// calculator
module calculator (input CLOCK_50,
							input RESET,
							input KEYPRESSED,
							input [3:0] KEYCODE,
							input [3:0] KEY,
							output [0:6] HEX0, HEX1, HEX2, HEX3, HEX4, HEX5, HEX6, HEX7
							);
		wire clockmain = CLOCK_50;
		wire rst = RESET;
		wire [3:0] keycode = KEYCODE;
		wire keystrobe;
		wire load_A, load_B;
		wire bksp_A, bksp_B;
		posedgetrigger keypressedge (.clock(clockmain), .rst(rst), .signal(KEYPRESSED), .strobe(keystrobe));
		wire dig_strobe, reset_strobe, ex_strobe, op_strobe, sub_strobe;
		wire [3:0] dig_code;
		wire [1:0] op_code;
		inputhandler keypad (
			.keystrobe(keystrobe),
			.keycode(keycode),
			.dig_strobe(dig_strobe),
			.reset_strobe(reset_strobe),
			.ex_strobe(ex_strobe),
			.op_strobe(op_strobe),
			.sub_strobe(sub_strobe),
			.dig_code(dig_code),
			.op_code(op_code)
		);
		wire bksp_strobe, MS_strobe, MR_strobe, MC_strobe;
		PBhandler PB (
			.KEY(KEY),
			.clock(clockmain),
			.rst(rst),
			.bksp_strobe(bksp_strobe),
			.MS_strobe(MS_strobe),
			.MR_strobe(MR_strobe),
			.MC_strobe(MC_strobe)
		);
		wire [1:0] display_select;
		wire load_op, reset_state, execute, load_A_mem, load_B_mem, load_mem, clear_mem;
		control FSM (
			.dig_in(dig_strobe),
			.reset_in(reset_strobe),
			.ex_in(ex_strobe),
			.op_in(op_strobe),
			.bksp_in(bksp_strobe),
			.MS_in(MS_strobe),
			.MR_in(MR_strobe),
			.MC_in(MC_strobe),
			.sub_in(sub_strobe),
			.clock(clockmain),
			.rst(rst),
			.bksp_A(bksp_A),
			.bksp_B(bksp_B),
			.load_A(load_A),
			.load_B(load_B),
			.load_mem(load_mem),
			.clear_mem(clear_mem),
			.load_A_mem(load_A_mem),
			.load_B_mem(load_B_mem),
			.load_op(load_op),
			.reset_out(reset_state),
			.execute(execute),  
  ...
clock: 58.1 ns
lec_check: 0
abc_area: 0
cap_margin: 20
cell_pad_in_sites_global_placement: 1
core_aspect_ratio: 0.5
core_margin: 3
core_utilization: 64
cts_cluster_diameter: 53
place_density: 0.48
setup_slack_margin: 5.0
slew_margin: 0
run.sh (not shown) runs the stock make flow with config.mk's settings and CLKGATE_MAP_FILE=.
==> next run, changes <==
- ABC_AREA: 0 -> 1
- CELL_PAD_IN_SITES_GLOBAL_PLACEMENT: 1 -> 0
- CORE_ASPECT_RATIO: 0.5 -> unset
- CORE_MARGIN: 3 -> 2
- CORE_UTILIZATION: 64 -> 70
- PLACE_DENSITY: 0.48 -> unset
- clock period: 58.1 -> 71.7 ns (I/O delays scaled with it)
Outcome: First-iteration DRC count came out lower by 6.8%; worst hold slack loses 0.0063 ns; via count climbs by 3.1%; die area drops by 14%; sequential share of layout area rises by 0.39 points; utilization came out higher by 5.4 points; worst setup slack gets better by 25 ns; maximum frequency goes up by 31%; clock-buffer cell count climbs by 6.
==> next run, changes <==
- CAP_MARGIN: 20 -> 15
- CELL_PAD_IN_SITES_GLOBAL_PLACEMENT: 0 -> unset
- CTS_CLUSTER_DIAMETER: 53 -> unset
- CTS_CLUSTER_SIZE: unset -> 34
- SETUP_SLACK_MARGIN: 5.0 -> unset
- SLEW_MARGIN: 0 -> 20
- clock period: 71.7 -> 17.4 ns (I/O delays scaled with it)
With this change the flow never finished: it broke off in global routing (5_1_grt), error GRT-0116.
Die area stays the same.
Area after synthesis is unchanged.
Synthesized cell count stays the same.

---

== job 8390 ==
Starting RTL as in the previous note.
Design calculator, start of the top module:
module calculator (input CLOCK_50,
							input RESET,
							input KEYPRESSED,
							input [3:0] KEYCODE,
							input [3:0] KEY,
							output [0:6] HEX0, HEX1, HEX2, HEX3, HEX4, HEX5, HEX6, HEX7
							);
		wire clockmain = CLOCK_50;
		wire rst = RESET;
		wire [3:0] keycode = KEYCODE;
		wire keystrobe;
		wire load_A, load_B;
		wire bksp_A, bksp_B;
		posedgetrigger keypressedge (.clock(clockmain), .rst(rst), .signal(KEYPRESSED), .strobe(keystrobe));
		wire dig_strobe, reset_strobe, ex_strobe, op_strobe, sub_strobe;
		wire [3:0] dig_code;
		wire [1:0] op_code;
		inputhandler keypad (
			.keystrobe(keystrobe),
			.keycode(keycode),
			.dig_strobe(dig_strobe),
			.reset_strobe(reset_strobe),
			.ex_strobe(ex_strobe),
			.op_strobe(op_strobe),
			.sub_strobe(sub_strobe),
			.dig_code(dig_code),
			.op_code(op_code)
		);
		wire bksp_strobe, MS_strobe, MR_strobe, MC_strobe;
		PBhandler PB (
			.KEY(KEY),
			.clock(clockmain),
			.rst(rst),
			.bksp_strobe(bksp_strobe),
			.MS_strobe(MS_strobe),
			.MR_strobe(MR_strobe),
			.MC_strobe(MC_strobe)
		);
		wire [1:0] display_select;
		wire load_op, reset_state, execute, load_A_mem, load_B_mem, load_mem, clear_mem;
		control FSM (
			.dig_in(dig_strobe),
			.reset_in(reset_strobe),
			.ex_in(ex_strobe),
			.op_in(op_strobe),
			.bksp_in(bksp_strobe),
			.MS_in(MS_strobe),
			.MR_in(MR_strobe),
			.MC_in(MC_strobe),
			.sub_in(sub_strobe),
			.clock(clockmain),
			.rst(rst),
			.bksp_A(bksp_A),
			.bksp_B(bksp_B),
			.load_A(load_A),
			.load_B(load_B),
			.load_mem(load_mem),
			.clear_mem(clear_mem),
			.load_A_mem(load_A_mem),
			.load_B_mem(load_B_mem),
			.load_op(load_op),
			.reset_out(reset_state),
			.execute(execute),  
			.display_select(display_select)
		);
		wire[31:0] reg_A, reg_B;
		wire [31:0] memory_selected, memory_stored;
		bcdreg operand_A (.clock(clockmain), .rst(rst),
							.digit(dig_code),
							.load(load_A),
							.bksp(bksp_A),
							.clear(reset_state),
							.bcdreg(reg_A),
							.mem(memory_stored),
  ...
export LEC_CHECK = 0
export ABC_AREA = 1
export CAP_MARGIN = 5
export CORE_MARGIN = 2
export CORE_UTILIZATION = 72
export CTS_CLUSTER_DIAMETER = 297
export MAX_ROUTING_LAYER = met4
export SETUP_SLACK_MARGIN = 3.21
export SLEW_MARGIN = 30
create_clock -name core_clock -period 27.3 [get_ports {CLOCK_50}]
Job 8390 never completed, since it errored out during 5_1_grt.
> inputs changed (job 8390 -> job 1225)
- a deleted CTS_CLUSTER_DIAMETER that had been 297
- a change of CAP_MARGIN from 5 to 15
- a change of SETUP_SLACK_MARGIN from 3.21 to 3.78
- a change of SLEW_MARGIN from 30 to 20
- a change of the clock period (ns, I/O delays scaled along) from 27.3 to 30.7
--- outcome ---
Between job 1225 and job 8390, the number of setup buffers added after CTS is higher for job 8390.
Diff job 1225..job 8390 | mean post-synth cell area | negligible
Among job 1225 and job 8390, the run that stopped before the end is job 8390, and it is the only one.
Job 8390 got as far as 5_1_grt, where a tool error ended the run.
Status: chip height parity (job 1225, job 8390)
Delta (job 1225 minus job 8390): placer congestion estimate went down 0.012; post-synthesis share of cell area spent on and-or and or-and gates was more or less identical; pre-CTS setup slack grew by 0.78 ns.
Yosys chip area: job 1225 vs job 8390 — no meaningful difference
Comparing job 1225 against job 8390, there is no change at all in async set-or-reset flop fraction in the synthesized netlist.
### job 1225 -> job 7695
- a change of CORE_UTILIZATION from 72 to 11
- a deleted MAX_ROUTING_LAYER that had been met4
- a change of CAP_MARGIN from 15 to 20
- a deleted SETUP_SLACK_MARGIN that had been 3.78
- a change of the clock period (ns, I/O delays scaled along) from 30.7 to 71.7
[summary]
Routed length per instance, job 7695 vs job 1225: down by more than a quarter. The cell with the largest stage delay on the worst path comes out sky130_fd_sc_hd__o21ai_0 in one run and sky130_fd_sc_hd__nor4_1 in the other, namely in job 1225 and job 7695 respectively. The flow did not stop early for job 7695: all stages ran, and the layout cleared the timing, design-rule and antenna checks. Routed wire in job 7695 totals less than in job 1225. Compared with job 1225, job 7695 shows detailed-routing iteration count for the pre-antenna-repair pass lower by 7.

---

Starting RTL as in the previous note.
Settings: LEC_CHECK=0, ABC_AREA=1, CAP_MARGIN=20, CORE_MARGIN=7, CORE_UTILIZATION=44, CTS_CLUSTER_SIZE=78, GPL_TIMING_DRIVEN=1, HOLD_SLACK_MARGIN=0.3, MIN_ROUTING_LAYER=met1, PLACE_DENSITY_LB_ADDON=0.18, SETUP_SLACK_MARGIN=5.0, SLEW_MARGIN=25; clock period 27.5 ns.
The first run completed with no timing, DRC or antenna violations.
Then changed:
CORE_MARGIN = 2   (was 7)
CTS_CLUSTER_SIZE = unset   (was 78)
GPL_TIMING_DRIVEN = unset   (was 1)
HOLD_SLACK_MARGIN = unset   (was 0.3)
MIN_ROUTING_LAYER = unset   (was met1)
PLACE_DENSITY_LB_ADDON = unset   (was 0.18)
SETUP_SLACK_MARGIN = unset   (was 5.0)
SLEW_MARGIN = 20   (was 25)
clock period = 33.3 ns   (was 27.5 ns; I/O delays follow)
Synthesized area stays the same.
Sequential share of layout area came out higher by 0.85 points.
Cell area decreases by about 10%.
Via count fell by 4.6%.
Hold slack improves by 0.0077 ns.
Die area falls by about 5.6%.
Clock skew came out lower by 0.0077 ns.
Utilization came out lower by 5.3 points.
Wire length fell by 5.4%.
Setup slack is better by 2.6 ns.

---

Starting RTL as in the previous note.
## calculator
module calculator (input CLOCK_50,
							input RESET,
							input KEYPRESSED,
							input [3:0] KEYCODE,
							input [3:0] KEY,
							output [0:6] HEX0, HEX1, HEX2, HEX3, HEX4, HEX5, HEX6, HEX7
							);
		wire clockmain = CLOCK_50;
		wire rst = RESET;
		wire [3:0] keycode = KEYCODE;
		wire keystrobe;
		wire load_A, load_B;
		wire bksp_A, bksp_B;
		posedgetrigger keypressedge (.clock(clockmain), .rst(rst), .signal(KEYPRESSED), .strobe(keystrobe));
		wire dig_strobe, reset_strobe, ex_strobe, op_strobe, sub_strobe;
		wire [3:0] dig_code;
		wire [1:0] op_code;
		inputhandler keypad (
			.keystrobe(keystrobe),
			.keycode(keycode),
			.dig_strobe(dig_strobe),
			.reset_strobe(reset_strobe),
			.ex_strobe(ex_strobe),
			.op_strobe(op_strobe),
			.sub_strobe(sub_strobe),
			.dig_code(dig_code),
			.op_code(op_code)
		);
		wire bksp_strobe, MS_strobe, MR_strobe, MC_strobe;
		PBhandler PB (
			.KEY(KEY),
			.clock(clockmain),
			.rst(rst),
			.bksp_strobe(bksp_strobe),
			.MS_strobe(MS_strobe),
			.MR_strobe(MR_strobe),
			.MC_strobe(MC_strobe)
		);
		wire [1:0] display_select;
		wire load_op, reset_state, execute, load_A_mem, load_B_mem, load_mem, clear_mem;
		control FSM (
			.dig_in(dig_strobe),
			.reset_in(reset_strobe),
			.ex_in(ex_strobe),
			.op_in(op_strobe),
			.bksp_in(bksp_strobe),
			.MS_in(MS_strobe),
			.MR_in(MR_strobe),
			.MC_in(MC_strobe),
			.sub_in(sub_strobe),
			.clock(clockmain),
			.rst(rst),
			.bksp_A(bksp_A),
			.bksp_B(bksp_B),
			.load_A(load_A),
			.load_B(load_B),
			.load_mem(load_mem),
			.clear_mem(clear_mem),
			.load_A_mem(load_A_mem),
			.load_B_mem(load_B_mem),
			.load_op(load_op),
			.reset_out(reset_state),
			.execute(execute),  
			.display_select(display_select)
		);
		wire[31:0] reg_A, reg_B;
		wire [31:0] memory_selected, memory_stored;
		bcdreg operand_A (.clock(clockmain), .rst(rst),
							.digit(dig_code),
							.load(load_A),
							.bksp(bksp_A),
							.clear(reset_state),
							.bcdreg(reg_A),
							.mem(memory_stored),
							.load_mem(load_A_mem)
							);
		bcdreg operand_B (.clock(clockmain), .rst(rst),
							.digit(dig_code),
							.load(load_B),
							.bksp(bksp_B),
							.clear(reset_state),
							.bcdreg(reg_B),
							.mem(memory_stored),
  ...
make LEC_CHECK=0 ABC_AREA=1 CAP_MARGIN=20 CELL_PAD_IN_SITES_GLOBAL_PLACEMENT=0 CORE_MARGIN=2 CORE_UTILIZATION=64 CTS_CLUSTER_DIAMETER=53 PLACE_DENSITY=0.48 SETUP_SLACK_MARGIN=5.0 SLEW_MARGIN=0 finish   # period 68.8 ns
==> next run, changes <==
CELL_PAD_IN_SITES_GLOBAL_PLACEMENT = not set   (was 0)
CORE_UTILIZATION = 40   (was 64)
CTS_CLUSTER_DIAMETER = not set   (was 53)
PLACE_DENSITY = not set   (was 0.48)
SETUP_SLACK_MARGIN = not set   (was 5.0)
SLEW_MARGIN = 20   (was 0)
clock period = 38.4 ns   (was 68.8 ns; I/O delays follow)
Sequential cell count stays the same.
Cell area grows by 1.6%.
Worst setup slack is worse by 28 ns.
Critical path depth grows by 3.
Sequential share of layout area shrinks by 0.14 points.
==> next run, changes <==
ABC_AREA = 0   (was 1)
CORE_ASPECT_RATIO = 1.21   (was not set)
clock period = 50.0 ns   (was 38.4 ns; I/O delays follow)
Synthesized cell count decreases by 15%.
Hold slack gets better by 0.013 ns.
Maximum frequency decreases by 26%.
Count of clock-buffer cells in the layout decreases by 7.
==> next run, changes <==
CORE_ASPECT_RATIO = not set   (was 1.21)
CORE_UTILIZATION = 24   (was 40)
HOLD_SLACK_MARGIN = 0.27   (was not set)
The new run ran to the end with no violations.
Worst setup slack gets better by 0.51 ns.
Wire length goes down by 6.3%.
Sequential share of layout area goes down by 0.21 points.
Die size goes up by 66%.
Final area goes up by 2.5%.
==> next run, changes <==
ABC_AREA = 1   (was 0)
CORE_ASPECT_RATIO = 0.79   (was not set)
CORE_UTILIZATION = 40   (was 24)
HOLD_SLACK_MARGIN = not set   (was 0.27)
SETUP_SLACK_MARGIN = 1.74   (was not set)
SLEW_MARGIN = 25   (was 20)
Hold slack is worse by 0.0044 ns.
Final cell count grows by 1.4%.
Critical path depth fell by 24.
Synthesized area decreases by 4.1%.
Core utilization rises by 16 points.
